**flow/design.v**
```verilog
module  rgb_hsv(
	input                         clk,
	input                         rst,	
	input	     [7:0]            rgb_r,
	input	     [7:0]            rgb_g,
	input	     [7:0]            rgb_b,	
	output reg [8:0] 			  hsv_h, 
	output reg [7:0] 			  hsv_s, 
	output reg [7:0] 			  hsv_v  
);
reg [7:0] top; 
reg [13:0] top_60; 
reg [2:0] rgb_se;
reg [2:0] rgb_se_n; 
reg [7:0] max; 
reg [7:0] min; 
reg [7:0] max_min; 
reg [7:0] hsv_s_m;
reg [7:0] max_n;
reg [7:0] division; 
wire r_g, r_b, g_b;
assign r_g = (rgb_r > rgb_g)? 1'b1:1'b0; 
assign r_b = (rgb_r > rgb_b)? 1'b1:1'b0; 
assign g_b = (rgb_g > rgb_b)? 1'b1:1'b0; 
always @ (posedge clk or negedge rst)
begin
	if (!rst)
	begin
		max <= 8'd0;
		min <= 8'd0;
		top <= 8'd0;
		rgb_se <= 3'b010;
	end
	else 
	begin
	case ({r_g,r_b,g_b})
	3'b000:
			begin 
			max <= rgb_b;
			min <= rgb_r;
			top <= rgb_g - rgb_r; 
			rgb_se <= 3'b000;
			end
	3'b001:
			begin 
			max <= rgb_g;
			min <= rgb_r;
			top <= rgb_b - rgb_r; 
			rgb_se <= 3'b001;
			end
	3'b011:
			begin 
			max <= rgb_g;
			min <= rgb_b;
			top <= rgb_r - rgb_b; 
			rgb_se <= 3'b011;
			end
	3'b100:
			begin 
			max <= rgb_b;
			min <= rgb_g;
			top <= rgb_r - rgb_g; 
			rgb_se <= 3'b100;
			end
	3'b110:
			begin 
			max <= rgb_r;
			min <= rgb_g;
			top <= rgb_b - rgb_g; 
			rgb_se <= 3'b110;
			end
	3'b111:
			begin 
			max <= rgb_r;
			min <= rgb_b;
			top <= rgb_g - rgb_b; 
			rgb_se <= 3'b111;
			end
	default
			begin
			max <= 8'd0;
			min <= 8'd0;
			top <= 8'd0;
			rgb_se <= 3'b010;
			end
	endcase
end
end
always @ (posedge clk or negedge rst)
begin
	if (!rst)
		begin
		top_60 <= 14'd0;
		rgb_se_n <= 3'b010;
		max_min <= 8'd0;
		max_n <= 8'd0;
		end
	else
		begin
		top_60 <= {top,6'b000000} - {top,2'b00}; 
		rgb_se_n <= rgb_se;
		max_min <= max - min;
		max_n <= max;
		end
end
always @ (*)
begin
	division = (max_min > 8'd0) ? top_60 / max_min : 8'd240; 
end
always @ (posedge clk or negedge rst)
begin
	if (!rst)
		hsv_h <= 9'd0;
	else 
	begin
	case (rgb_se_n)
	3'b000:
			hsv_h <= 9'd240 - division; 
	3'b001:
			hsv_h <= 9'd120 + division; 
	3'b011:
			hsv_h <= 9'd120 - division; 
	3'b100:
			hsv_h <= 9'd240 + division; 
	3'b110:
			hsv_h <= 9'd360 - division; 
	3'b111:
			hsv_h <= division; 
	default
			hsv_h <= 9'd0;
	endcase
end
end
always @ (*)
begin
	hsv_s_m = (max_n > 8'd0)? ((max_min == max_n) ? 8'd255 : {max_min[7:0],8'b00000000} / max_n) : 8'd0;
end
always@(posedge clk or negedge rst)
begin
	if (!rst)
      hsv_s <= 8'd0;
	else
	hsv_s <= hsv_s_m;
end
always@(posedge clk or negedge rst)
begin
  if (!rst)
  hsv_v <= 8'd0;
  else
  hsv_v <= max_n;
 end
endmodule
module HSVComparator (
    input   clk,
    input wire [8:0] hsv_get_h, hsv_get_s, hsv_get_v,
    input wire [8:0] hsv_set_h, hsv_set_s, hsv_set_v,
    input wire [2:0] threshold_level,
    output reg [1:0] similar_flag  
);
parameter THRESHOLD1_H = 60, THRESHOLD1_S = 32, THRESHOLD1_V = 32;   
parameter THRESHOLD2_H = 15, THRESHOLD2_S = 8,  THRESHOLD2_V = 8;  
parameter THRESHOLD3_H = 10, THRESHOLD3_S = 5,  THRESHOLD3_V = 5;  
parameter THRESHOLD4_H = 5,  THRESHOLD4_S = 3,  THRESHOLD4_V = 3;   
reg [8:0] h_diff, s_diff, v_diff;
function [8:0] abs_diff;
    input [8:0] a, b;
    if (a > b) begin
        abs_diff = a - b;
    end else begin
        abs_diff = b - a;
    end
endfunction
always @(posedge clk) begin
    similar_flag <= 2'b0;  
    h_diff = abs_diff(hsv_get_h, hsv_set_h);
    s_diff = abs_diff(hsv_get_s, hsv_set_s);
    v_diff = abs_diff(hsv_get_v, hsv_set_v);
    if (h_diff > 180) begin
        h_diff = 360 - h_diff;
    end
    if ({hsv_set_h,hsv_set_s,hsv_set_v} == 24'b0)begin
        similar_flag <= 2'b10;
    end
    else begin
    case(threshold_level)
        3'b000: begin  
            if (h_diff <= THRESHOLD1_H && s_diff <= THRESHOLD1_S && v_diff <= THRESHOLD1_V) begin
                similar_flag <= 2'b01;  
            end
        end
        3'b001: begin  
            if (h_diff <= THRESHOLD2_H && s_diff <= THRESHOLD2_S && v_diff <= THRESHOLD2_V) begin
                similar_flag <= 2'b01;  
            end
        end
        3'b010: begin  
            if (h_diff <= THRESHOLD3_H && s_diff <= THRESHOLD3_S && v_diff <= THRESHOLD3_V) begin
                similar_flag <= 2'b01;  
            end
        end
        3'b111: begin  
            if (h_diff <= THRESHOLD4_H && s_diff <= THRESHOLD4_S && v_diff <= THRESHOLD4_V) begin
                similar_flag <= 2'b01;  
            end
        end
        default: ;  
    endcase 
    end
end
endmodule
module color_match (
    input  wire       clk,
    input  wire       rst_n,
    input  wire [7:0] get_r,
    input  wire [7:0] get_g,
    input  wire [7:0] get_b,
    input  wire [7:0] set_r,
    input  wire [7:0] set_g,
    input  wire [7:0] set_b,
    input  wire [2:0] threshold_level,
    output wire [8:0] get_h,
    output wire [7:0] get_s,
    output wire [7:0] get_v,
    output wire [8:0] set_h,
    output wire [7:0] set_s,
    output wire [7:0] set_v,
    output wire [1:0] similar_flag
);
    rgb_hsv rgb_hsv_get_inst (
        .clk   (clk),
        .rst   (rst_n),
        .rgb_r (get_r),
        .rgb_g (get_g),
        .rgb_b (get_b),
        .hsv_h (get_h),
        .hsv_s (get_s),
        .hsv_v (get_v)
    );
    rgb_hsv rgb_hsv_set_inst (
        .clk   (clk),
        .rst   (rst_n),
        .rgb_r (set_r),
        .rgb_g (set_g),
        .rgb_b (set_b),
        .hsv_h (set_h),
        .hsv_s (set_s),
        .hsv_v (set_v)
    );
    HSVComparator HSVComparator_inst (
        .clk             (clk),
        .hsv_get_h       (get_h),
        .hsv_get_s       ({1'b0, get_s}),
        .hsv_get_v       ({1'b0, get_v}),
        .hsv_set_h       (set_h),
        .hsv_set_s       ({1'b0, set_s}),
        .hsv_set_v       ({1'b0, set_v}),
        .threshold_level (threshold_level),
        .similar_flag    (similar_flag)
    );
endmodule
```
**flow/run.sh**
```bash
#!/bin/bash
# the make line also repeats each setting of config.mk as NAME=value (left out here)
make -C /OpenROAD-flow-scripts/flow DESIGN_CONFIG=/design/flow/config.mk WORK_HOME=/design/flow/orfs CLKGATE_MAP_FILE= finish
```
**flow/config.mk**
```make
export PLATFORM = sky130hd
export DESIGN_NAME = color_match
export DESIGN_NICKNAME = color_match
export VERILOG_FILES = /design/flow/design.v
export SDC_FILE = /design/flow/constraint.sdc
export NUM_CORES = 4
export LEC_CHECK = 0
export ABC_AREA = 1
export CAP_MARGIN = 20
export CORE_MARGIN = 2
export CORE_UTILIZATION = 65
export CTS_CLUSTER_DIAMETER = 236
export HOLD_SLACK_MARGIN = -0.09
export MAX_ROUTING_LAYER = met4
export PLACE_DENSITY = 0.6
export SETUP_SLACK_MARGIN = 3.64
export SLEW_MARGIN = 20
```
**flow/constraint.sdc**
```tcl
create_clock -name core_clock -period 28.0 [get_ports {clk}]
set_input_delay 5.6000 -clock core_clock [delete_from_list [all_inputs] [get_ports {clk}]]
set_output_delay 5.6000 -clock core_clock [all_outputs]
set_load 0.01 [all_outputs]
```
==> results of run 1 <==
[through the flow]
step / hold WS (ns) / setup slack [ns] / instance area, sq um / utilization [%]
global route: 0.349 / 2.77 / 39000 / 77.8
finish: 0.344 / 4.38 / 39000 / 77.8
floorplan: 0.331 / 4.13 / 33000 / -
CTS: 0.344 / 3.66 / 35900 / 71.6
global placement: 0.335 / 1.16 / 34600 / 69.0
detailed placement: 0.339 / 0.958 / 34600 / 69.0
[layout make-up]
type	count	area, sq um	share of cell area [%]
clock buffers	18	429	1.10
clock inverters	14	164	0.420
inverters	797	3130	8.01
multi-input cells	4032	27000	69.2
flip-flops and latches	168	4220	10.8
well taps	672	841	2.15
repair buffers	386	3230	8.28
repair inverters	3	17.5	0.0449
[per-layer routing]
layer	part of all wire, %	global-route usage, %
met1	44	46.0
met2	46	55.5
met3	7.0	4.92
met4	3.3	11.2
met5	0	-
[repair_timing]
item / 4_1_cts / 5_1_grt
pin swaps: 19 / 226
setup endpoints to repair: 22 / 22
hold buffers: 0 / 0
buffers inserted: 44 / 224
gates cloned: 2 / 6
gates resized: 96 / 366
==> notes.md, run 1 <==
The fraction of synthesized cell area in xor and xnor cells is 8.15%. The remaining antenna violation count after routing is 0, and the OpenROAD warning count is 79. For reference, the most critical setup path is categorized as flip-flop to flip-flop. The worst clock skew on the final layout came out at 0.0163 ns. Post-detailed-placement half-perimeter wirelength: 71900 um.

The worst setup path is captured at a flip-flop. The cell occurring most often along the worst timing path was sky130_fd_sc_hd__nand2_1. The count of buffers inserted at the top-level ports is 104. The logs give 0 for the number of max-slew violations in the final report and 5782 for the cell count after placement. The run gives 33000 sq um for the area of the synthesized netlist per yosys stat. The post-synthesis compound-gate area fraction is 17.3%. A synthesized cell averages 6.51 sq um. Looking at the clock tree report, the maximum root-to-sink buffer count equals 2.

The most critical min-delay path falls under flip-flop to flip-flop. In the final routed layout, each cell accounts on average for 16.2 um. Looking at the max-slew report, the worst-margin pin has a slew of 0.949 ns. The simple-gate portion of the synthesized area works out to 30.6%.

After detailed routing, the number of remaining DRC violations is 0. With the worst-case reg-to-reg path depth at 181, the number of endpoints with negative hold slack in the final report is 0. With the slack of the worst reg-to-reg path at 4.38 ns, the area fraction in mux cells is 0.121%. Share of synthesized registers carrying an async set or reset: 98.8%. Sorting the synthesis cell report by count puts at the top sky130_fd_sc_hd__nand2_1. Entering global routing, the biggest net connects 71 pins. The report gives the cell count of the worst hold path as 0. Measured along the x axis, the die boundary spans 229 um. The capture point of the worst register-to-register path is recorded as rgb_hsv_get_inst.hsv_s[0]. The biggest fanout along the worst timing path is 7. The via count of the first global-routing pass is 31200. The run finished with no timing, DRC or antenna violations.

Per STA, the worst path accumulates the most delay in the family simple AND/OR/NAND/NOR gates. Setup repair after global routing could not meet its margin everywhere. The wire length of the first global-routing pass is 149000 um, and the TritonCTS buffer count is 17. Sorting the Yosys area breakdown by cell type puts at the top sky130_fd_sc_hd__ha_1. Once the floorplan was initialized, standard cells occupied 65.8% of the core. According to the finish report, the design has a final net count of 5998.

After floorplanning, the die was sized to cover 52600 sq um. The post-synth design cell area was 33000 sq um. The post-route setup TNS came out at 0 ns.

Summed over its instances, the top area cell type makes up 19.6% of the synthesized netlist area. The post-layout instance count excluding filler cells is 6090, and the top-level port count is 105. The tools report the reg-to-reg startpoint as rgb_hsv_get_inst.max_n[2]. The synth_stat.txt file lists the number of cells as 5067.

Highest-delay cell along the critical path: sky130_fd_sc_hd__dfrtp_1. Initial antenna violation count: 0. The run gives 0 as the number of antenna diodes. The cell depth of the worst setup path came out at 181. Grouping non-sequential cells by family puts the most area in simple AND/OR/NAND/NOR gates.

Looking at the clock tree report, the root buffer type is sky130_fd_sc_hd__clkbuf_16. Summed over all routing layers, the global router reports a total usage of 35.0%. The area growth from synthesis to layout is 18.3%. The detailed router placed 35400 vias in this run. The sequential element share of the synthesized area is 12.7%, and the global placement routability congestion is 0.993.

Summed over all layers, the global routing overflow is 0. Based on the critical path, the design can be clocked at up to 0.0423 GHz. The run gives 21.0% for the adder-cell share of the synthesized area. For this block, the routed nets add up to 98900 um of wire. Dividing the detail-routed via count by the number of cells gives 5.82. The tool flagged a number of max-cap violations equal to 0. In the post-synthesis netlist, the biggest area contributors are sky130_fd_sc_hd__ha_1, sky130_fd_sc_hd__nand2_1, sky130_fd_sc_hd__dfrtp_1. The worst hold path begins at rgb_hsv_set_inst.rgb_se[2].

With the number of instances in the synthesized netlist at 5067, the synthesized netlist net count is 5660. The critical path buffer and inverter count works out to 16. The post-synth count of flops with an enable pin is 0. The final layout report lists a filler cell count of 3844. The clock net in this run drives a total of 168 sinks. The endpoint of the worst hold path is reported as rgb_hsv_set_inst.rgb_se_n[2]. The final timing summary puts the cycle share of the worst path at 84.4%. The run gives 168 for the flip-flop and latch count after synthesis. TritonCTS built the clock tree.

For the area of the core region, the log shows 50200 sq um. The first TritonRoute pass finished after 10 iterations. The final critical delay including setup and external delays came out at 23.62 ns.

Measured against its own limit, the worst slew margin works out to 36.8%. The detailed router finished its first iteration with 2936 violations. Counting the warning lines in the Yosys log gives 2.

The number of unique standard cell types used by synthesis is 74. The worst setup path is launched from a flip-flop. The data arrival time reported for the critical path is 23.98 ns.

The final count of negative-setup-slack endpoints was 0. The critical path endpoint has a required time of 28.36 ns. The most critical setup path has its startpoint at rgb_hsv_get_inst.max_n[2]. For the number of H-tree branching levels, the log shows 4.

The run gives 0.07 ns for the clock slew seen by the registers of the worst setup and hold paths. According to the timing report, the critical path is captured at rgb_hsv_get_inst.hsv_s[0]. Per the synth stats, the flop cell with the highest instance count is sky130_fd_sc_hd__dfrtp_1. The longest incremental delay of any stage on the critical path is reported as 0.47 ns. In this run the vertical extent of the chip is 229 um. The later pin in the worst-skew pair is clocked with a latency of 0.48 ns. The floorplan has 82 rows.

Counting instances in the post-synthesis netlist gives the leading cell types as sky130_fd_sc_hd__nand2_1, sky130_fd_sc_hd__inv_1, sky130_fd_sc_hd__ha_1.
==> run 2, diff against run 1 <==
Settings changed: ABC_AREA 1 to default, CORE_UTILIZATION 65 to 72, CTS_CLUSTER_DIAMETER 236 to 345, CTS_CLUSTER_SIZE from default to 37, HOLD_SLACK_MARGIN -0.09 to default, PLACE_DENSITY 0.6 to default, SETUP_SLACK_MARGIN 3.64 to 4.39.
Clock period 28.0 ns to 29.6 ns, I/O delays scaled along.
==> run 2 against run 1 <==
  * The run now fails in global routing
  * Die size fell by 8.9%
  * Synthesized cell count fell by 15%
  * Synthesized area rose by 0.72%
==> notes.md, run 2 <==
The run stopped with a tool error. The tools report the last stage reached as global routing. The first error in the log reads "[ERROR GRT-0232] Routing congestion too high. Check the congestion heatmap in the GUI".

Clock sink total: 168 (unchanged). Maximum clock path buffer count: 2 (unchanged). By area the synthesized netlist is led by sky130_fd_sc_hd__ha_1, sky130_fd_sc_hd__dfrtp_1, sky130_fd_sc_hd__a21oi_1.

In the post-synthesis netlist, the cell with the most instances is sky130_fd_sc_hd__ha_1. Looking at area per cell type in the netlist, the leader is sky130_fd_sc_hd__ha_1. With the area of the core region at 45500 sq um (-9.4%), the post-synth design cell area is 33200 sq um (+0.72%). The run gives 19.5% (-0.14 points) for the share of Yosys cell area claimed by the top area cell type. The post-synthesis compound-gate area fraction is 28.7% (+11 points). Dominant register cell: sky130_fd_sc_hd__dfrtp_1. With the post-synthesis average cell area at 7.70 sq um (+18%), the TritonCTS buffer count is 17 (unchanged). The top-level port count is 105 (unchanged). Number of buffers added to fix hold violations after cts: 0 (unchanged). The total global routing track utilization came out at 89.1%. The count of buffers inserted at the top-level ports was 104 (unchanged). The total congestion overflow came out at 746. The width of the die is 219 um (-4.6%), and the flip-flop and latch count after synthesis is 168 (unchanged). Counting instances in the post-synthesis netlist gives the leading cell types as sky130_fd_sc_hd__ha_1, sky130_fd_sc_hd__nor2_1, sky130_fd_sc_hd__inv_1. For the floorplan core density, the log shows 73.1% (+7.3 points). Main kind of combinational logic by area: AND-OR/OR-AND gates.

The synthesized netlist net count is 4913 (-13%). The run gives 6.45% (-1.7 points) for the fraction of synthesized cell area in xor and xnor cells. The cell count after placement is 4936 (-15%).

With the number of warnings printed during yosys synthesis at 2 (unchanged), the number of unique standard cell types used by synthesis is 120 (+62%). The run gives 4320 (-15%) as the post-synthesis cell count from yosys. Number of flops mapped to enable cells by yosys: 0 (unchanged).

The area of the chip was 47900 sq um (-8.9%); the share of synthesized registers carrying an async set or reset was 98.8% (unchanged). The simple-gate portion of the synthesized area was 20.4% (-10 points); the number of rows created at floorplan was 78 (-4.9%). The global placement routability congestion was 1.02 (+2.3%); the area of the synthesized netlist per yosys stat was 33200 sq um (+0.72%). The area fraction in mux cells is 5.76% (+5.6 points). Cell chosen for the clock root: sky130_fd_sc_hd__clkbuf_16.

The sequential element share of the synthesized area was 12.6% (-0.091 points); the number of instances in the synthesized netlist was 4320 (-15%). The run gives 21.0% (about the same) for the adder-cell share of the synthesized area. The height of the die came out at 219 um (-4.6%). The number of H-tree branching levels was 4 (unchanged); the post-detailed-placement half-perimeter wirelength was 74500 um (+3.5%).
-- run 2: metrics by stage --
step	area [sq um]	worst slack (ns)	util (%)	setup TNS (ns)
3_3_place_gp	35600	0.0182	78.3	0
3_5_place_dp	35600	-0.298	78.3	-0.595
4_1_cts	39500	3.07	86.9	0
2_1_floorplan	34200	2.74	-	0
-- run 2: timing repair --
item	CTS
gates resized	245
setup buffers	303
setup endpoints to repair	24
cloned	1
pin swaps	178
-- run 2: per-layer routing --
layer | overflow | global-route usage, %
met1 | 32 | 85.2
met5 | - | -
met3 | 32 | 77.2
met4 | 207 | 92.3
met2 | 475 | 101
==> run 3, diff against run 2 <==
Settings changed: ABC_AREA from default to 1, CORE_UTILIZATION 72 to 27, CTS_CLUSTER_DIAMETER 345 to 317, CTS_CLUSTER_SIZE 37 to default, GPL_ROUTABILITY_DRIVEN from default to 0, GPL_TIMING_DRIVEN from default to 1, HOLD_SLACK_MARGIN from default to 0.26, MAX_ROUTING_LAYER met4 to default, MIN_ROUTING_LAYER from default to met1, PLACE_DENSITY from default to 0.6, SETUP_SLACK_MARGIN 4.39 to 5.0, TNS_END_PERCENT from default to 25.
Clock period 29.6 ns to 48.5 ns, I/O delays scaled along.
==> run 3 against run 2 <==
  * Now clean on timing, DRC and antenna
  * Synthesized area down 0.72%
  * Die size rose to 2.6 times the previous value
  * Synthesized cell count up 17%
==> notes.md, run 3 <==
The skew report gives the latency at the later pin of the worst-skew pair as 0.49 ns. The maximum clock path buffer count is 2 (unchanged), and the cell depth of the worst setup path is 176. The tools report the post-synthesis cell count from yosys as 5067 (+17%). The critical path capture point was rgb_hsv_get_inst.hsv_s[0]. The via count of the first global-routing pass came out at 30500. Cell depth of the worst min-delay path: 0. The adder-cell share of the synthesized area came out at 21.0% (about the same).

The run gives 0 for the total congestion overflow. Critical path data arrival time: 28.37 ns. The run gives 27.2% (-46 points) for the floorplan core density. The tools report the post-synth design cell area as 33000 sq um (-0.72%). STA classifies the critical path startpoint as a flip-flop. In this run the worst path has a maximum fanout of 21. The sort of element at the end of the critical path is a flip-flop.

In the final report, the number of endpoints failing setup comes to 0. The share of synthesized registers carrying an async set or reset came out at 98.8% (unchanged). The post-synthesis cell type with the largest combined area was sky130_fd_sc_hd__ha_1. After the last flow step, the layout net total stands at 5722. The detail route stage leaves a number of antenna-violating nets equal to 0. The main area contributors are sky130_fd_sc_hd__ha_1, sky130_fd_sc_hd__nand2_1, sky130_fd_sc_hd__dfrtp_1.

Note that the worst hold path type here is flip-flop to flip-flop. The ratio of final minimum period to clock period came out at 57.7%.

The worst-case max-slew headroom was logged as 28.4%. Among the stages of the critical path, the cell type that occurs most often is sky130_fd_sc_hd__nand2_1. The routed layout has 32700 vias. The run gives 17.3% (-11 points) for the post-synthesis compound-gate area fraction. Number of flops mapped to enable cells by yosys: 0 (unchanged). The run gives 14.3 um for the average wire length per cell after detail routing. For the number of remaining DRC errors, the log shows 0. The startpoint of the tightest hold check path is rgb_hsv_get_inst.rgb_se[1].

The post-cts gate resize count is 0 (-100%), and the area fraction in mux cells is 0.121% (-5.6 points). The worst hold path endpoint is rgb_hsv_get_inst.rgb_se_n[1]. The most used standard cell by instance count after synthesis was sky130_fd_sc_hd__nand2_1. For the number of max-slew violations in the final report, the log shows 0. Main kind of combinational logic by area: simple AND/OR/NAND/NOR gates. The critical path's slowest stage uses the library cell sky130_fd_sc_hd__dfrtp_1.

Summing over the stages, the warning tally comes to 76. The number of endpoints with negative hold slack in the final report is 0. In this design, the largest share of critical-path delay is due to simple AND/OR/NAND/NOR gates. The path type of the worst setup path was flip-flop to flip-flop. In this run the maximum-capacitance check reported violations numbering 0. The run gives 5067 (+17%) for the number of instances in the synthesized netlist.

The post-synthesis average cell area was 6.51 sq um (-15%); the post-synthesis to final-layout area growth was 10.4%. The area of the chip is 125000 sq um (+160%). For the clock sink total, the log shows 168 (unchanged). The synthesized netlist net count is 5660 (+15%). The run gives 0 (unchanged) for the number of buffers added to fix hold violations after cts.

Fill cells in the final layout number 13200. The worst-case reg-to-reg path depth is 176. Required time at the worst-slack endpoint: 48.86 ns. The synthesis run shows the most used standard cells to be sky130_fd_sc_hd__nand2_1, sky130_fd_sc_hd__inv_1, sky130_fd_sc_hd__ha_1.

The tools report the area of the synthesized netlist per yosys stat as 33000 sq um (-0.72%). The run gives 128 (+64%) as the number of rows created at floorplan. For the number of unique standard cell types used by synthesis, the log shows 74 (-38%). TritonCTS built the clock tree. The count of buffers inserted at the top-level ports was 104 (unchanged); the simple-gate portion of the synthesized area was 30.6% (+10 points).

The root buffer cell chosen for the clock tree is sky130_fd_sc_hd__clkbuf_16. Reg-to-reg startpoint: rgb_hsv_get_inst.max_n[0]. Counting both buffers and inverters, the worst setup path holds a total of 13. Setup repair after global routing left no endpoint under its margin. The share of Yosys cell area claimed by the top area cell type was 19.6% (+0.14 points). The post-route setup TNS was 0 ns. With the total global routing track utilization at 15.1%, the fraction of synthesized cell area in xor and xnor cells is 8.15% (+1.7 points). The run gives 105 (unchanged) as the top-level port count. TritonCTS buffer count: 17 (unchanged). Clock slew seen by the registers of the worst setup and hold paths: 0.08 ns. OpenSTA lists the critical path startpoint as rgb_hsv_get_inst.max_n[0].

The run gives 5 as the number of detailed-route iterations in the first pass. The tools report the wire length of the first global-routing pass as 156000 um. The run gives 79700 um (+7.0%) for the post-detailed-placement half-perimeter wirelength.

For the number of warnings printed during yosys synthesis, the log shows 2 (unchanged). The run finished with no timing, DRC or antenna violations. The worst clock skew on the final layout is 0.0174 ns, and the transition at the pin with the smallest max-transition slack is 1.07 ns. The run gives 0 (-100%) for the buffer count from post-CTS setup fixing. For the slack of the worst reg-to-reg path, the log shows 20.49 ns. The flip-flop and latch count after synthesis came out at 168 (unchanged).

The commonest register cell is sky130_fd_sc_hd__dfrtp_1. In this run, the number of DRC markers left after iteration 0 of detailed routing was 2162. The number of antenna diodes came out at 0.

In this design, the stage delay of the slowest critical-path cell is 0.73 ns. The run gives 28.01 ns for the final critical delay including setup and external delays. The height of the die is 354 um (+62%). Per the timing report, the achievable frequency comes out to 0.0357 GHz. The tools report the wire length after detailed routing as 96400 um. The logs give 12.7% (+0.091 points) for the sequential element share of the synthesized area and 92 for the largest net degree at the start of global routing.

Routed via count divided by cell count: 4.84. Area of the core region: 122000 sq um (+170%). The tools report the number of H-tree branching levels as 4 (unchanged). The run gives 3 as the initial antenna violation count.

The run gives 354 um (+62%) for the width of the die. The capture point of the worst register-to-register path is recorded as rgb_hsv_get_inst.hsv_s[0].
run 3: layer usage:
layer	wire length [um]	GRT usage, %	share of wire (%)	vias to the layer above
li1	-	-	-	17000
met1	48000	21.5	50	14900
met2	41000	23.9	43	789
met3	6230	2.53	6.5	75
met4	1120	2.71	1.2	4
met5	27	0	0.028	-
run 3: stage by stage:
stage | hold WS, ns | utilization (%) | cell area [sq um] | setup slack, ns | cells
6_report | 0.351 | 30.0 | 36400 | 20.49 | 6767
5_1_grt | 0.356 | 30.0 | 36400 | 17.17 | 6767
3_3_place_gp | 0.337 | 29.5 | 35800 | 20.98 | 6735
4_1_cts | 0.352 | 30.0 | 36400 | 20.41 | 6767
3_5_place_dp | 0.347 | 29.5 | 35800 | 20.49 | 6735
2_1_floorplan | 0.331 | - | 33000 | 24.63 | 5067
run 3: final cells by class:
| class | instances | area, sq um | area share [%] |
|---|---|---|---|
| multi-input cells | 4027 | 25500 | 69.9 |
| flip-flops and latches | 168 | 4200 | 11.5 |
| inverters | 797 | 2990 | 8.21 |
| well taps | 1625 | 2030 | 5.58 |
| repair buffers | 118 | 1150 | 3.16 |
| clock buffers | 17 | 425 | 1.17 |
| clock inverters | 15 | 176 | 0.484 |
==> run 4, diff against run 3 <==
Settings changed: CORE_ASPECT_RATIO from default to 1.43, CORE_UTILIZATION 27 to 72, CTS_CLUSTER_DIAMETER 317 to 234, CTS_CLUSTER_SIZE from default to 47, GPL_ROUTABILITY_DRIVEN 0 to default, GPL_TIMING_DRIVEN 1 to default, HOLD_SLACK_MARGIN 0.26 to default, MAX_ROUTING_LAYER from default to met5, MIN_ROUTING_LAYER met1 to default, PLACE_DENSITY 0.6 to 0.35, SETUP_SLACK_MARGIN 5.0 to 3.45, SLEW_MARGIN 20 to 25, TNS_END_PERCENT 25 to 100.
Clock period 48.5 ns to 27.5 ns, I/O delays scaled along.
==> run 4 against run 3 <==
  * Still clean on timing, DRC and antenna
  * Synthesized area is the same
  * Via count grew 20%
  * Count of clock-buffer cells in the layout is the same
  * Sequential cell count is the same
  * Sequential share of layout area shrank 0.88 points
  * Die size shrank 62%
==> notes.md, run 4 <==
The number of flops mapped to enable cells by yosys works out to 0 (unchanged). For the number of endpoints with negative hold slack in the final report, the log shows 0 (unchanged). Per the run report, area growth between synthesis and finish was 20.0%.

The area of the core region came out at 45100 sq um (-63%). TritonCTS built the clock tree. The synthesized netlist net count came out at 5660 (unchanged). The tools report the maximum clock path buffer count as 2 (unchanged).

Per the CTS log, the root buffer master is sky130_fd_sc_hd__clkbuf_16. The total congestion overflow was 0 (unchanged). The worst clock skew on the final layout is 0.0214 ns (+0.00399 ns).

The final count of negative-setup-slack endpoints was 0 (unchanged). Via count of the first global-routing pass: 33600 (+10%).

The cell depth of the worst min-delay path was 0 (unchanged). The adder-cell share of the synthesized area is 21.0% (unchanged).

The run gives 19.6% (unchanged) for the share of Yosys cell area claimed by the top area cell type. The type of the tightest min-delay check was flip-flop to flip-flop. For the share of the core filled with cells in the final layout, the log shows 87.7% (+58 points). The average wire length per cell after detail routing is 19.7 um (+38%), and the number of max-slew violations in the final report is 0 (unchanged). In the hold report, the worst path ends at rgb_hsv_set_inst.rgb_se_n[2].

The run gives 5067 (unchanged) as the number of instances in the synthesized netlist. The startpoint class of the critical path is a flip-flop. Width of the die: 183 um (-48%). The run gives 4 (+1) as the initial antenna violation count. The wire length after detailed routing was 119000 um (+23%). The simple-gate portion of the synthesized area was 30.6% (unchanged).

The largest net degree at the start of global routing came out at 76 (-17%). With the count of buffers inserted at the top-level ports at 104 (unchanged), the number of max-cap violations is 0 (unchanged). The clock sink total came out at 168 (unchanged). Maximum frequency from static timing analysis: 0.0391 GHz (+9.5%).

The tools report the global placement routability congestion as 0.998. The tools report the number of unique standard cell types used by synthesis as 74 (unchanged). The run gives 93.0% (+35 points) for the ratio of final minimum period to clock period. By count the netlist is led by sky130_fd_sc_hd__nand2_1, sky130_fd_sc_hd__inv_1, sky130_fd_sc_hd__ha_1. The flow ran to the end and the layout has no timing, DRC or antenna violations.

Looking at the cell usage after synthesis, the top flip-flop cell is sky130_fd_sc_hd__dfrtp_1. The reg-to-reg startpoint is rgb_hsv_get_inst.max_min[7]. The tools report the top-level port count as 105 (unchanged). The tools report the TritonCTS buffer count as 17 (unchanged).

Following the worst setup path forward leads to its endpoint at rgb_hsv_get_inst.hsv_s[0]. Among the non-sequential cells, simple AND/OR/NAND/NOR gates take the most area. Share of synthesized registers carrying an async set or reset: 98.8% (unchanged). For the overall via count from detail_route, the log shows 39400 (+20%).

The fraction of synthesized cell area in xor and xnor cells was 8.15% (unchanged). The tools report the sort of element at the end of the critical path as a flip-flop. Cell depth of the worst setup path: 169 (-4.0%). The OpenROAD warning count came out at 80 (+5.3%). With the delay of the slowest cell on the worst path at 0.45 ns (-0.28 ns), the transition at the pin with the smallest max-transition slack is 0.999 ns (-0.0711 ns).

Worst max-slew margin expressed relative to the limit: 33.1% (+4.8 points). The critical path buffer and inverter count is 21 (+8), and the number of H-tree branching levels is 4 (unchanged). The flip-flop and latch count after synthesis was 168 (unchanged).

With the sequential element share of the synthesized area at 12.7% (unchanged), the area fraction in mux cells is 0.121% (unchanged). The required time at the worst-slack endpoint was 27.84 ns (-21.02 ns). Number of warnings printed during yosys synthesis: 2 (unchanged).

The cell count after placement was 5682 (-16%). The tools report the slack of the worst reg-to-reg path as 1.91 ns (-18.58 ns). Cell occurring most often along the worst timing path: sky130_fd_sc_hd__nand2_1. The post-synth design cell area was 33000 sq um (unchanged); the post-synthesis cell count from yosys was 5067 (unchanged). The worst-case reg-to-reg path depth is 169 (-4.0%).

The startpoint of the worst setup timing path was rgb_hsv_get_inst.max_min[7]. The post-synthesis compound-gate area fraction is 17.3% (unchanged). For reference, the top cells by area after synthesis are sky130_fd_sc_hd__ha_1, sky130_fd_sc_hd__nand2_1, sky130_fd_sc_hd__dfrtp_1.

For the wire length of the first global-routing pass, the log shows 151000 um (-3.0%). The startpoint of the tightest hold check path was rgb_hsv_set_inst.rgb_se[2]. The final critical delay including setup and external delays was 25.59 ns (-2.42 ns).

Setup repair after global routing could not meet its margin everywhere. The run gives 93 (-27%) for the number of rows created at floorplan. The area of the chip was 47600 sq um (-62%); the biggest fanout along the worst timing path was 9 (-57%).

The cell type group with the largest total delay on the critical path is simple AND/OR/NAND/NOR gates. The worst setup path is of the flip-flop to flip-flop kind. The clock slew seen by the registers of the worst setup and hold paths was 0.07 ns (about the same). The largest total area in the synthesized netlist belongs to sky130_fd_sc_hd__ha_1. The height of the die was 260 um (-26%). The routed via count divided by cell count works out to 6.55 (+35%). The total global routing track utilization is 38.3% (+23 points).

The remaining antenna violation count after routing is 0 (unchanged), and the number of buffers added to fix hold violations after cts is 0 (unchanged). The area of the synthesized netlist per yosys stat was 33000 sq um (unchanged).

The critical path data arrival time was 25.93 ns (-2.44 ns); the latest clock arrival within the worst-skew pair was 0.48 ns (about the same). In this run the critical register-to-register path is captured at rgb_hsv_get_inst.hsv_s[0]. Post-layout instance count excluding filler cells: 6018 (-11%). Post-synthesis average cell area: 6.51 sq um (unchanged).

The run gives 73.1% (+46 points) as the floorplan core density. The critical path's slowest stage uses the library cell sky130_fd_sc_hd__dfrtp_2. The logs give 9 (+4) for the number of detailed-route iterations in the first pass and 6026 (+5.3%) for the post-layout net count. Among all cell types in the netlist, the one instantiated most often is sky130_fd_sc_hd__nand2_1.

The post-detailed-placement half-perimeter wirelength came out at 71000 um (-11%). The run gives 4458 (+110%) for the number of DRC markers after the initial detailed-route iteration. For the number of remaining DRC errors, the log shows 0 (unchanged).
run 4: what timing repair did:
action | CTS | global route
endpoints found under the setup margin | 22 | 22
gates resized | 133 | 441
gates cloned | 1 | 9
setup buffers | 81 | 211
pin swaps | 42 | 268
run 4: area by class of cell:
type	count	area (sq um)
clock inverter	15	205
inverter	797	3150
fill	2460	5530
tap	570	713
timing repair buffer	412	3460
antenna	2	5.00
multi-input combinational	4032	27400
clock buffer	17	425
sequential	168	4220
timing repair inverter	5	27.5
run 4: layer usage:
| layer | track usage (%) | wire [um] | up-vias |
|---|---|---|---|
| li1 | - | - | 17600 |
| met1 | 41.4 | 39600 | 17700 |
| met2 | 70.1 | 54700 | 2867 |
| met3 | 5.73 | 13300 | 1172 |
| met4 | 23.0 | 11100 | 2 |
| met5 | 0 | 7 | - |
run 4: per-stage QoR:
| step | setup TNS [ns] | worst slack (ns) | hold slack, ns | cell area, sq um |
|---|---|---|---|---|
| global placement | 0 | 0.604 | 0.334 | 34500 |
| CTS | 0 | 3.41 | 0.349 | 36300 |
| floorplan | 0 | 3.63 | 0.331 | 33000 |
| detailed placement | 0 | 0.147 | 0.336 | 34500 |
| global route | -0.204 | -0.204 | 0.362 | 39600 |
| finish | 0 | 1.91 | 0.346 | 39600 |
==> run 5, diff against run 4 <==
Settings changed: CORE_ASPECT_RATIO 1.43 to default, CORE_UTILIZATION 72 to 62, CTS_CLUSTER_DIAMETER 234 to 179, CTS_CLUSTER_SIZE 47 to 100, MAX_ROUTING_LAYER met5 to default, PLACE_DENSITY 0.35 to 0.39, SETUP_SLACK_MARGIN 3.45 to default, SLEW_MARGIN 25 to 20, TNS_END_PERCENT 100 to 15.
Clock period 27.5 ns to 15.2 ns, I/O delays scaled along.
==> run 5 against run 4 <==
  * The flow now stops in global routing
  * Die size increased by 16%
  * Synthesized cell count unchanged
  * Synthesized area did not move
==> notes.md, run 5 <==
The flow did not finish. The last stage reached is global routing. The tool reported: "[ERROR GRT-0232] Routing congestion too high. Check the congestion heatmap in the GUI". The height of the die was 235 um (-9.7%). The global placement routability congestion is 0.992 (-0.61%). Post-synthesis compound-gate area fraction: 17.3% (unchanged).

The flip-flop and latch count after synthesis is 168 (unchanged), and the number of buffers added to fix hold violations after cts is 0 (unchanged). The number of flops mapped to enable cells by yosys came out at 0 (unchanged). Sorting the synthesized cells by area gives the leading types as sky130_fd_sc_hd__ha_1, sky130_fd_sc_hd__nand2_1, sky130_fd_sc_hd__dfrtp_1. The number of instances in the synthesized netlist was 5067 (unchanged); the synthesized netlist net count was 5660 (unchanged). With the area fraction in mux cells at 0.121% (unchanged), the number of H-tree branching levels is 4 (unchanged).

The run gives 21.0% (unchanged) for the adder-cell share of the synthesized area. The share of synthesized registers carrying an async set or reset works out to 98.8% (unchanged). After global routing the overflow that remains totals 475. The area of the core region was 52600 sq um (+16%).

sky130_fd_sc_hd__nand2_1 is the most common cell in the netlist. Share of Yosys cell area claimed by the top area cell type: 19.6% (unchanged). Counting instances in the post-synthesis netlist gives the leading cell types as sky130_fd_sc_hd__nand2_1, sky130_fd_sc_hd__inv_1, sky130_fd_sc_hd__ha_1. The fraction of synthesized cell area in xor and xnor cells came out at 8.15% (unchanged). The post-synthesis average cell area was 6.51 sq um (unchanged).

The run gives 33000 sq um (unchanged) as the area of the synthesized netlist per yosys stat. The post-detailed-placement half-perimeter wirelength is 86300 um (+22%). The clock sink total was 168 (unchanged); the floorplan core density was 62.8% (-10 points). Post-synth design cell area: 33000 sq um (unchanged).

The cell count after placement came out at 6965 (+23%). Among the non-sequential cells, simple AND/OR/NAND/NOR gates take the most area. The run gives 84 (-9.7%) as the number of rows created at floorplan. For the number of warnings printed during yosys synthesis, the log shows 2 (unchanged). The count of buffers inserted at the top-level ports works out to 104 (unchanged). The width of the die is 235 um (+28%), and the sequential element share of the synthesized area is 12.7% (unchanged). The post-synthesis cell type with the largest combined area was sky130_fd_sc_hd__ha_1. The run gives 55100 sq um (+16%) as the area of the chip. With the number of unique standard cell types used by synthesis at 74 (unchanged), the top-level port count is 105 (unchanged).

The post-synthesis cell count from yosys is 5067 (unchanged), and the maximum clock path buffer count is 2 (unchanged). The total global routing track utilization is 74.8%. The root buffer cell chosen for the clock tree is sky130_fd_sc_hd__clkbuf_16.

The simple-gate portion of the synthesized area came out at 30.6% (unchanged). The run gives 17 (unchanged) for the TritonCTS buffer count. The dominant register cell is sky130_fd_sc_hd__dfrtp_1.
==> run 5: metal layers <==
| layer | GRT overflow | GRT usage [%] |
|---|---|---|
| met5 | 0 | 37.9 |
| met4 | 184 | 74.4 |
| met3 | 12 | 59.4 |
| met2 | 269 | 91.9 |
| met1 | 10 | 73.6 |
==> run 5: through the flow <==
step	instance area, sq um	utilization (%)	hold WS [ns]	setup TNS (ns)	worst slack (ns)
2_1_floorplan	33400	-	0.331	-161.45	-7.66
3_3_place_gp	43700	83.2	0.334	-151.98	-7.51
3_5_place_dp	43700	83.2	0.343	-173.56	-8.03
4_1_cts	46400	88.3	0.348	-147.10	-6.67
==> run 5: timing repair <==
action / 4_1_cts
buffers inserted: 200
resized: 174
pin swaps: 162
endpoints found under the setup margin: 28
gates cloned: 3
==> run 6, diff against run 5 <==
Settings changed: CORE_UTILIZATION 62 to 72, CTS_CLUSTER_DIAMETER 179 to 340, CTS_CLUSTER_SIZE 100 to 37, HOLD_SLACK_MARGIN from default to -0.1, MAX_ROUTING_LAYER from default to met4, PLACE_DENSITY 0.39 to 0.64, SETUP_SLACK_MARGIN from default to -1.65, TNS_END_PERCENT 15 to default.
Clock period 15.2 ns to 22.7 ns, I/O delays scaled along.
==> run 6 against run 5 <==
  * Now fails the layout checks on setup timing
  * Synthesized cell count unchanged
  * Synthesized area unchanged
  * Die size down 14%
==> notes.md, run 6 <==
The run finished, with violations left. The report lists the violated layout checks as setup timing. The run gives 5660 (unchanged) as the synthesized netlist net count. Post-synthesis cell type with the largest combined area: sky130_fd_sc_hd__ha_1. The global placement routability congestion was 1.03 (+4.1%); the post-detailed-placement half-perimeter wirelength was 74800 um (-13%). In the routed netlist, the antenna diode instances number 0. For the worst reg-to-reg path, the endpoint reported by OpenROAD is rgb_hsv_set_inst.hsv_h[8].

The fraction of synthesized cell area in xor and xnor cells works out to 8.15% (unchanged). With the critical path data arrival time at 24.00 ns, the cell depth of the worst min-delay path is 0. The first routing iteration left 3247 violations. Yosys shows that the main logic family after synthesis is simple AND/OR/NAND/NOR gates. With the number of rows created at floorplan at 78 (-7.1%), the number of unique standard cell types used by synthesis is 74 (unchanged). The run gives 168 (unchanged) for the flip-flop and latch count after synthesis. The worst-case max-slew headroom was logged as 33.8%. The height of the die is 218 um (-7.1%). The highest-delay cell along the critical path is sky130_fd_sc_hd__dfrtp_1. The number of flops mapped to enable cells by yosys works out to 0 (unchanged). By instance count, the leading cell after synthesis is sky130_fd_sc_hd__nand2_1.

The number of max-slew violations in the final report is 0. The run gives 47600 sq um (-14%) as the area of the chip. The clock slew seen by the registers of the worst setup and hold paths is 0.07 ns. The worst setup path is of the flip-flop to flip-flop kind. Final non-filler cell area: 38700 sq um. Post-synthesis to final-layout area growth: 17.4%. With the latest clock arrival within the worst-skew pair at 0.47 ns, the TritonCTS buffer count is 17 (unchanged). The run gives 2 (unchanged) as the number of warnings printed during yosys synthesis. The run gives 0 for the number of remaining DRC errors. Delay of the slowest cell on the worst path: 0.40 ns.

The final timing report counts setup violations totalling 18. With the number of buffers added to fix hold violations after cts at 0 (unchanged), the minimum setup slack after placement is -1.46 ns (+6.58 ns). Setup slack on the worst reg-to-reg path comes out at -0.97 ns.

With the required time at the worst-slack endpoint at 23.03 ns, the simple-gate portion of the synthesized area is 30.6% (unchanged). Wire length after detailed routing: 98800 um. The tools report the floorplan core density as 72.9% (+10 points). The logs give 45300 sq um (-14%) for the area of the core region and 0 for the number of max-cap violations. The logs give 36700 sq um (-16%) for the total cell area at the placement stage and 0 for the number of endpoints with negative hold slack in the final report. Once detail routing completed, the nets flagged for antenna violations numbered 0. The critical path buffer and inverter count came out at 31.

The share of Yosys cell area claimed by the top area cell type was 19.6% (unchanged). The kind of cell with the highest combined delay along the critical path is AND-OR/OR-AND gates. The script logs the ratio of routed vias to standard cells as 5.95. For the clock sink total, the log shows 168 (unchanged). The count of buffers inserted at the top-level ports is 104 (unchanged). The endpoint of the worst hold path is reported as rgb_hsv_set_inst.rgb_se_n[0].

The area fraction in mux cells was 0.121% (unchanged). Entering global routing, the biggest net connects 87 pins. The timing report shows the most common cell along the critical path to be sky130_fd_sc_hd__nand2_1. The OpenROAD warning count was 78. Global routing used 38.8% of the available tracks. Biggest fanout along the worst timing path: 11. The run gives 0.983 ns for the transition at the pin with the smallest max-transition slack. Sorting the synthesized cells by area gives the leading types as sky130_fd_sc_hd__ha_1, sky130_fd_sc_hd__nand2_1, sky130_fd_sc_hd__dfrtp_1. The timing report lists the critical path depth as 167 cells.

The run gives -0.973 ns as the worst setup slack after layout. Post-synth the commonest register cell is sky130_fd_sc_hd__dfrtp_1. The area of the synthesized netlist per yosys stat came out at 33000 sq um (unchanged). For the maximum clock path buffer count, the log shows 2 (unchanged). The via count of the first global-routing pass came out at 32300.

The tools report the startpoint class of the critical path as a flip-flop.

The worst-case reg-to-reg path depth is 167. According to the report, the first pass of detailed routing completed in 6 iterations. The detailed router placed 36400 vias in this run.

TritonCTS built the clock tree. The tools report the startpoint of the tightest hold check path as rgb_hsv_set_inst.rgb_se[0]. The ratio of final minimum period to clock period was 104%. Final critical delay including setup and external delays: 23.67 ns.

The logs give 6089 for the post-layout net count and 0 for the total congestion overflow. The cell chosen for the clock root was sky130_fd_sc_hd__clkbuf_16. The run gives 5067 (unchanged) for the post-synthesis cell count from yosys. Note that the worst hold path type here is flip-flop to flip-flop.

The maximum frequency from static timing analysis was 0.0422 GHz; the average wire length per cell after detail routing was 16.2 um. The tools report the post-synth design cell area as 33000 sq um (unchanged). The share of synthesized registers carrying an async set or reset works out to 98.8% (unchanged). Adder-cell share of the synthesized area: 21.0% (unchanged). By count the netlist is led by sky130_fd_sc_hd__nand2_1, sky130_fd_sc_hd__inv_1, sky130_fd_sc_hd__ha_1. The number of H-tree branching levels is 4 (unchanged).

The run gives 12.7% (unchanged) for the sequential element share of the synthesized area. The critical path capture point is rgb_hsv_set_inst.hsv_h[8]. For reference, the critical path is launched at rgb_hsv_set_inst.max_min[6].

The tightest hold path in the finished design has a slack of 0.350 ns. Number of instances in the synthesized netlist: 5067 (unchanged). The initial antenna violation count is 0, and the post-synthesis compound-gate area fraction is 17.3% (unchanged).

The sort of element at the end of the critical path is a flip-flop. The post-synthesis average cell area is 6.51 sq um (unchanged).

The width of the die came out at 218 um (-7.1%). The top-level port count was 105 (unchanged). Clock skew on the completed layout was measured at 0.00756 ns. The wire length of the first global-routing pass is 149000 um.

The tools report the reg-to-reg startpoint as rgb_hsv_set_inst.max_min[6].
-- run 6: repair_timing --
item                       in CTS  in global routing
pin swaps                       0                117
setup endpoints to repair       3                 22
buffers inserted                0                 84
cloned                          0                  3
resized                         5                249
-- run 6: routing by layer --
layer  GRT usage, %  vias to the layer above  share of wire (%)
met3           4.73                      457                8.4
li1               -                    17700                  -
met1           48.5                    16400                 41
met4           15.0                        0                4.8
met2           64.1                     1756                 46
met5              -                        -                  0
-- run 6: cell type report --
type / count / area (sq um)
repair buffers: 482 / 3890
repair inverters: 2 / 15.0
fillers: 2896 / 6540
clock inverters: 14 / 168
flip-flops and latches: 168 / 4200
multi-input cells: 4028 / 26200
clock buffers: 18 / 429
inverters: 797 / 3060
well taps: 600 / 751
-- run 6: per-stage QoR --
step	TNS, ns	utilization, %	instances
finish	-6.75	85.5	6109
detailed placement	-18.92	81.0	5990
CTS	-21.34	82.3	6022
global route	-39.03	85.5	6109
floorplan	-11.73	-	5067
global placement	-0.950	81.0	5990
==> run 7, diff against run 6 <==
Settings changed: ABC_AREA 1 to default, CORE_UTILIZATION 72 to 40, CTS_CLUSTER_DIAMETER 340 to default, CTS_CLUSTER_SIZE 37 to default, GPL_ROUTABILITY_DRIVEN from default to 0, HOLD_SLACK_MARGIN -0.1 to default, MAX_ROUTING_LAYER met4 to default, PLACE_DENSITY 0.64 to 0.6, SETUP_SLACK_MARGIN -1.65 to default, TNS_END_PERCENT from default to 75.
Clock period 22.7 ns to 43.9 ns, I/O delays scaled along.
==> run 7 against run 6 <==
  * Now clean on timing, DRC and antenna
  * Cell area down 7.2%
  * Critical path depth down 27
  * Via count down 12%
  * Maximum frequency down 32%
  * Global-route usage down 17 points
  * Synthesized area up 0.72%
  * Die size up 80%
  * Sequential share of layout area up 0.84 points
  * Largest cell class unchanged
==> notes.md, run 7 <==
The run finished with no timing, DRC or antenna violations. The logs give 0 (unchanged) for the buffer count from post-CTS setup fixing and 0 (unchanged) for the number of remaining DRC errors. The share of Yosys cell area claimed by the top area cell type is 19.5% (-0.14 points). The most used standard cell by instance count after synthesis was sky130_fd_sc_hd__ha_1. The run gives 36000 sq um (-7.2%) for the final non-filler cell area.

Number of rows created at floorplan: 105 (+35%). The OpenROAD warning count was 76 (-2.6%). With the via count of the first global-routing pass at 29900 (-7.4%), the area of the synthesized netlist per yosys stat is 33200 sq um (+0.72%). The sequential element share of the synthesized area was 12.6% (-0.091 points). Per the STA report, the cell with the highest stage delay on the worst path is sky130_fd_sc_hd__or3b_1. The run gives 6.45% (-1.7 points) for the fraction of synthesized cell area in xor and xnor cells. The post-synth design cell area is 33200 sq um (+0.72%). With the number of antenna diodes at 0 (unchanged), the ratio of final minimum period to clock period is 79.3% (-25 points). The run gives 20.4% (-10 points) for the simple-gate portion of the synthesized area. The cell occurring most often along the worst timing path is sky130_fd_sc_hd__ha_1. The run gives 22.1% (-17 points) for the total global routing track utilization.

The run gives 17.7 um (+9.6%) for the average wire length per cell after detail routing. The TritonCTS buffer count came out at 17 (unchanged). The remaining antenna violation count after routing was 0 (unchanged); the number of endpoints with negative hold slack in the final report was 0 (unchanged). The total cell area at the placement stage was 35400 sq um (-3.5%). The timing report attributes the biggest portion of critical-path delay to AND-OR/OR-AND gates.

Count of buffers inserted at the top-level ports: 104 (unchanged). TritonCTS built the clock tree. The maximum frequency from static timing analysis was 0.0287 GHz (-32%); the initial antenna violation count was 1 (+1). With the height of the die at 292 um (+34%), the number of DRC markers after the initial detailed-route iteration is 2481 (-24%). The area fraction in mux cells came out at 5.76% (+5.6 points). The startpoint of the worst setup timing path was rgb_hsv_get_inst.max_n[6]. The post-detailed-placement half-perimeter wirelength came out at 77000 um (+2.9%). For the number of max-slew violations in the final report, the log shows 0 (unchanged).

For the number of warnings printed during yosys synthesis, the log shows 2 (unchanged). The wire length of the first global-routing pass was 155000 um (+3.9%); the number of flops mapped to enable cells by yosys was 0 (unchanged). The tools report the number of max-cap violations as 0 (unchanged).

The launch point of the worst register-to-register path is recorded as rgb_hsv_get_inst.max_n[6]. Looking at the cell usage after synthesis, the top flip-flop cell is sky130_fd_sc_hd__dfrtp_1.

The run gives 4320 (-15%) as the number of instances in the synthesized netlist. Post-synthesis compound-gate area fraction: 28.7% (+11 points). Setup repair after global routing left no endpoint under its margin. The biggest fanout along the worst timing path is 17 (+6). The post-synthesis average cell area was 7.70 sq um (+18%).

The tools report the area of the core region as 82200 sq um (+82%). The cell depth of the worst setup path was 140 (-16%). The routed via count divided by cell count works out to 5.87 (-1.3%).

The post-synthesis cell count from yosys is 4320 (-15%). The cell depth of the worst min-delay path is 0 (unchanged), and the floorplan core density is 40.4% (-32 points). The tools report the smallest hold slack as 0.345 ns (-0.00506 ns). The tools report the number of detailed-route iterations in the first pass as 7 (+1). The run gives 4 (unchanged) for the number of H-tree branching levels.

The post-route setup TNS is 0 ns (+6.75 ns). The number of unique standard cell types used by synthesis is 120 (+62%). For the top-level port count, the log shows 105 (unchanged). The run gives 0 (-5) for the post-cts gate resize count. The worst clock skew on the final layout is 0.0195 ns (+0.0119 ns). The share of the core filled with cells in the final layout was 43.7% (-42 points). Worst max-slew margin expressed relative to the limit: 28.0% (-5.8 points).

The worst-case reg-to-reg path depth works out to 140 (-16%). The wire length after detailed routing was 96300 um (-2.5%). The width of the die works out to 292 um (+34%). Yosys attributes the largest share of cell area to sky130_fd_sc_hd__ha_1, sky130_fd_sc_hd__dfrtp_1, sky130_fd_sc_hd__a21oi_1.

The run gives 63 (-28%) as the largest net degree at the start of global routing. The area of the chip is 85400 sq um (+80%). Per the CTS log, the root buffer master is sky130_fd_sc_hd__clkbuf_16. The path type of the worst setup path was flip-flop to flip-flop. The clock slew seen by the registers of the worst setup and hold paths is 0.07 ns (about the same).

The largest total area in the synthesized netlist belongs to sky130_fd_sc_hd__ha_1. According to the hold report, the worst path is of the flip-flop to flip-flop type. The startpoint class of the critical path was a flip-flop. The run gives 0 (-18) as the final count of negative-setup-slack endpoints. The post-layout net count is 4940 (-19%).

Yosys reports that the most numerous cell types are sky130_fd_sc_hd__ha_1, sky130_fd_sc_hd__nor2_1, sky130_fd_sc_hd__inv_1. Flip-flop and latch count after synthesis: 168 (unchanged). Per the timing report, the most critical flop-to-flop path finishes at rgb_hsv_get_inst.hsv_s[0].

With the slack of the worst reg-to-reg path at 9.10 ns (+10.07 ns), the post-synthesis to final-layout area growth is 8.14%. The run gives 4913 (-13%) for the synthesized netlist net count. The transition is the pin with the smallest max-transition slack at 1.07 ns (+0.0884 ns).

The number of buffers added to fix hold violations after cts is 0 (unchanged), and the clock sink total is 168 (unchanged). The critical path buffer and inverter count was 2 (-94%); the adder-cell share of the synthesized area was 21.0% (about the same). The final critical delay including setup and external delays works out to 34.80 ns (+11.13 ns).

The delay of the slowest cell on the worst path works out to 0.64 ns (+0.24 ns). The most critical setup path has its endpoint at rgb_hsv_get_inst.hsv_s[0]. The overall via count from detail_route is 31900 (-12%).

The worst setup path is captured at a flip-flop. The tools report the worst hold path endpoint as rgb_hsv_get_inst.rgb_se_n[2]. The maximum clock path buffer count was 2 (unchanged); the share of synthesized registers carrying an async set or reset was 98.8% (unchanged).

Startpoint of the tightest hold check path: rgb_hsv_get_inst.rgb_se[2]. With the required time at the worst-slack endpoint at 44.22 ns (+21.19 ns), the critical path data arrival time is 35.12 ns (+11.12 ns). The tools report the total congestion overflow as 0 (unchanged). The run gives 0.48 ns (about the same) for the latest clock arrival within the worst-skew pair. By area, the combinational part of the netlist is dominated by AND-OR/OR-AND gates.
run 7: final cells by class:
type	instances	area, sq um
Timing Repair Buffer	136	1280
Sequential cell	168	4200
Inverter	316	1190
Clock buffer	18	429
Fill cell	8336	46300
Multi-Input combinational cell	3708	27400
Tap cell	1070	1340
Clock inverter	14	151
run 7: layer usage:
metal  share of wire, %  wire [um]  vias to the layer above  GRT usage (%)
li1                   -          -                    16100              -
met1                 49      46800                    14900           31.2
met2                 44      42300                      837           35.5
met3                5.5       5290                       97           2.56
met4                1.9       1840                        0           5.72
met5                  0          0                        -              0
run 7: metrics by stage:
step           instances  worst slack, ns
4_1_cts             5429             9.09
5_1_grt             5430             6.27
6_report            5430             9.10
3_3_place_gp        5397             9.20
3_5_place_dp        5397             9.20
2_1_floorplan       4320            14.20
==> run 8, diff against run 7 <==
Settings changed: ABC_AREA from default to 1, CORE_UTILIZATION 40 to 65, CTS_CLUSTER_DIAMETER from default to 236, GPL_ROUTABILITY_DRIVEN 0 to default, HOLD_SLACK_MARGIN from default to -0.09, MAX_ROUTING_LAYER from default to met4, SETUP_SLACK_MARGIN from default to -1.39, TNS_END_PERCENT 75 to 5.
Clock period 43.9 ns to 19.9 ns, I/O delays scaled along.
==> run 8 against run 7 <==
  * Die size fell by 38%
  * Synthesized cell count is 17% higher
  * Synthesized area shrank 0.72%
  * The flow now stops in global routing
==> notes.md, run 8 <==
Looking at area per cell type in the netlist, the leader is sky130_fd_sc_hd__ha_1. The cell chosen for the clock root is sky130_fd_sc_hd__clkbuf_16. The share of synthesized registers carrying an async set or reset is 98.8% (unchanged), and the number of rows created at floorplan is 82 (-22%).

Number of instances in the synthesized netlist: 5067 (+17%). For the number of warnings printed during yosys synthesis, the log shows 2 (unchanged). Global placement routability congestion: 1.03.

By area the synthesized netlist is led by sky130_fd_sc_hd__ha_1, sky130_fd_sc_hd__nand2_1, sky130_fd_sc_hd__dfrtp_1. The flip-flop and latch count after synthesis came out at 168 (unchanged). The fraction of synthesized cell area in xor and xnor cells came out at 8.15% (+1.7 points). With the sequential element share of the synthesized area at 12.7% (+0.091 points), the number of H-tree branching levels is 4 (unchanged). With the post-synthesis average cell area at 6.51 sq um (-15%), the area of the chip is 52600 sq um (-38%).

The height of the die was 229 um (-22%). The last stage reached was global routing. The post-detailed-placement half-perimeter wirelength was 89300 um (+16%); the total global routing track utilization was 84.5%.

Adder-cell share of the synthesized area: 21.0% (about the same). The tool reported: "[ERROR GRT-0232] Routing congestion too high. Check the congestion heatmap in the GUI". The most used flip-flop cell after synthesis is sky130_fd_sc_hd__dfrtp_1. The number of flops mapped to enable cells by yosys works out to 0 (unchanged).

The floorplan core density was 65.8% (+25 points); the clock sink total was 168 (unchanged). Share of Yosys cell area claimed by the top area cell type: 19.6% (+0.14 points). The run gives 17 (unchanged) as the TritonCTS buffer count. With the post-synthesis cell count from yosys at 5067 (+17%), the maximum clock path buffer count is 2 (unchanged). The width of the die is 229 um (-22%). The run stopped with a tool error.

Main kind of combinational logic by area: simple AND/OR/NAND/NOR gates. In the synthesized netlist, the cells that appear most often are sky130_fd_sc_hd__nand2_1, sky130_fd_sc_hd__inv_1, sky130_fd_sc_hd__ha_1. The simple-gate portion of the synthesized area is 30.6% (+10 points).

The number of unique standard cell types used by synthesis is 74 (-38%). With the top-level port count at 105 (unchanged), the total cell area at the placement stage is 42900 sq um (+21%). The run gives 50200 sq um (-39%) as the area of the core region. The area of the synthesized netlist per yosys stat is 33000 sq um (-0.72%). For the post-synth design cell area, the log shows 33000 sq um (-0.72%).

The run gives 0 (unchanged) for the number of buffers added to fix hold violations after cts. The count of buffers inserted at the top-level ports is 104 (unchanged), and the area fraction in mux cells is 0.121% (-5.6 points). The post-synthesis compound-gate area fraction came out at 17.3% (-11 points). Most used standard cell by instance count after synthesis: sky130_fd_sc_hd__nand2_1. The cell count after placement was 6868 (+27%); the total congestion overflow was 726. For the synthesized netlist net count, the log shows 5660 (+15%).
run 8: layer usage:
layer	GRT usage [%]	overflow
met4	83.9	176
met5	-	-
met2	99.8	524
met3	70.3	15
met1	80.9	11
run 8: what timing repair did:
action                                  in CTS
gates cloned                                 4
pin swaps                                  185
endpoints found under the setup margin      22
setup buffers                              193
resized                                    254
run 8: stage by stage:
| step | setup slack (ns) | hold WS (ns) | setup TNS (ns) | utilization (%) |
|---|---|---|---|---|
| 2_1_floorplan | -2.96 | 0.331 | -53.93 | - |
| 3_5_place_dp | -3.77 | 0.337 | -69.35 | 85.6 |
| 4_1_cts | -2.02 | 0.355 | -34.90 | 91.1 |
| 3_3_place_gp | -2.90 | 0.331 | -46.62 | 85.6 |
==> run 9, diff against run 8 <==
Settings changed: ABC_AREA 1 to default, CORE_ASPECT_RATIO from default to 1.21, CORE_UTILIZATION 65 to 43, CTS_CLUSTER_DIAMETER 236 to default, HOLD_SLACK_MARGIN -0.09 to default, MAX_ROUTING_LAYER met4 to default, PLACE_DENSITY 0.6 to 0.75, SETUP_SLACK_MARGIN -1.39 to -1.81, TNS_END_PERCENT 5 to 65.
Clock period 19.9 ns to 28.0 ns, I/O delays scaled along.
==> run 9 against run 8 <==
  * Now fails the layout checks on setup timing
  * Die size is 51% higher
  * Synthesized cell count is 15% lower
  * Synthesized area is 0.72% higher
==> notes.md, run 9 <==
The run finished, with violations left. The checks that failed: setup timing. The height of the die works out to 310 um (+35%).

The area fraction in mux cells was 5.76% (+5.6 points); the top-level port count was 105 (unchanged). Startpoint of the tightest hold check path: rgb_hsv_get_inst.rgb_se[0]. The post-detailed-placement half-perimeter wirelength is 76800 um (-14%). The clock sink total is 168 (unchanged).

The tools report the number of instances in the synthesized netlist as 4320 (-15%). The share of synthesized registers carrying an async set or reset is 98.8% (unchanged). For this run the aggregate overflow at the end of global routing stands at 0.

The maximum clock path buffer count came out at 2 (unchanged). The main area contributors are sky130_fd_sc_hd__ha_1, sky130_fd_sc_hd__dfrtp_1, sky130_fd_sc_hd__a21oi_1. The number of warnings printed during yosys synthesis is 2 (unchanged). The number of H-tree branching levels came out at 4 (unchanged).

For the post-synth design cell area, the log shows 33200 sq um (+0.72%). The critical path capture point is rgb_hsv_get_inst.hsv_s[0]. Simple-gate portion of the synthesized area: 20.4% (-10 points). The post-synthesis average cell area came out at 7.70 sq um (+18%). For the post-synthesis cell count from yosys, the log shows 4320 (-15%). OpenROAD reports that the post-layout worst path occupies 100% of the period. The main kind of combinational logic by area was AND-OR/OR-AND gates. With the cell depth of the worst min-delay path at 0, the maximum frequency from static timing analysis is 0.0356 GHz. For the number of rows created at floorplan, the log shows 112 (+37%).

The TritonCTS buffer count is 17 (unchanged), and the floorplan core density is 43.3% (-23 points). The final layout contains routed wiring with a total length of 96400 um. The commonest cells after synthesis are sky130_fd_sc_hd__ha_1, sky130_fd_sc_hd__nor2_1, sky130_fd_sc_hd__inv_1. The slack of the worst reg-to-reg path was -0.08 ns. Most used standard cell by instance count after synthesis: sky130_fd_sc_hd__ha_1. The OpenROAD warning count is 76, and the minimum setup slack after placement is -0.926 ns (+2.85 ns). The tools report the synthesized netlist net count as 4913 (-13%). Clock tree synthesis selected as its root buffer the cell sky130_fd_sc_hd__clkbuf_16.

The logs give 36300 sq um (-15%) for the total cell area at the placement stage and 0.46 ns for the latest clock arrival within the worst-skew pair. The synthesized design spends more area on one cell type than any other, namely sky130_fd_sc_hd__ha_1. Hold timing on the final database bottoms out at a slack of 0.354 ns. The tool flagged a number of max-cap violations equal to 0. The width of the die came out at 257 um (+12%). The global routing report lists combined usage of all routing layers as 23.5%. The sequential element share of the synthesized area is 12.6% (-0.091 points). The final count of negative-setup-slack endpoints is 1, and the share of Yosys cell area claimed by the top area cell type is 19.5% (-0.14 points).

The number of flops mapped to enable cells by yosys works out to 0 (unchanged). With the post-synthesis compound-gate area fraction at 28.7% (+11 points), the global placement routability congestion is 0.959 (-7.1%). The fraction of synthesized cell area in xor and xnor cells was 6.45% (-1.7 points); the number of endpoints with negative hold slack in the final report was 0. The worst setup slack after layout came out at -0.0842 ns. Note that the worst hold path type here is flip-flop to flip-flop.

The run gives 21.0% (about the same) for the adder-cell share of the synthesized area. The worst max-slew margin expressed relative to the limit was 33.2%. The post-synthesis to final-layout area growth was 12.4%; the final critical delay including setup and external delays was 28.08 ns. The flip-flop and latch count after synthesis came out at 168 (unchanged).

The iteration count recorded for the first detailed-route pass is 8. Area of the chip: 79600 sq um (+51%). The dominant register cell is sky130_fd_sc_hd__dfrtp_1. The cell count after placement was 5489 (-20%); the number of buffers added to fix hold violations after cts was 0 (unchanged).

In the CTS report, the clock slew at the register clock pins of the worst setup and hold paths is listed as 0.07 ns. With the area of the core region at 76800 sq um (+53%), the count of buffers inserted at the top-level ports is 104 (unchanged). The logs give 33200 sq um (+0.72%) for the area of the synthesized netlist per yosys stat and 120 (+62%) for the number of unique standard cell types used by synthesis.
[run 9: routing by layer]
metal | share of wire [%] | routed length (um) | global-route usage, %
met1 | 43 | 41400 | 28.8
met2 | 47 | 45700 | 41.6
met3 | 5.9 | 5660 | 2.94
met4 | 3.8 | 3670 | 9.64
met5 | 0 | 0 | 0
[run 9: area by class of cell]
class | instances | share of cell area, %
Multi-Input combinational cell | 3708 | 74.0
Inverter | 316 | 3.17
Sequential cell | 168 | 11.2
Clock buffer | 17 | 1.14
Clock inverter | 15 | 0.532
Timing Repair Buffer | 284 | 6.43
Tap cell | 1026 | 3.44
[run 9: through the flow]
| step | setup TNS, ns | util, % |
|---|---|---|
| floorplan | -2.98 | - |
| global placement | -1.17 | 47.3 |
| detailed placement | -5.75 | 47.3 |
| CTS | -7.69 | 48.1 |
| global route | -23.13 | 48.7 |
| finish | -0.0842 | 48.7 |
[run 9: what timing repair did]
| item | CTS | global route |
|---|---|---|
| resized | 0 | 87 |
| setup buffers | 0 | 14 |
| endpoints found under the setup margin | 0 | 16 |
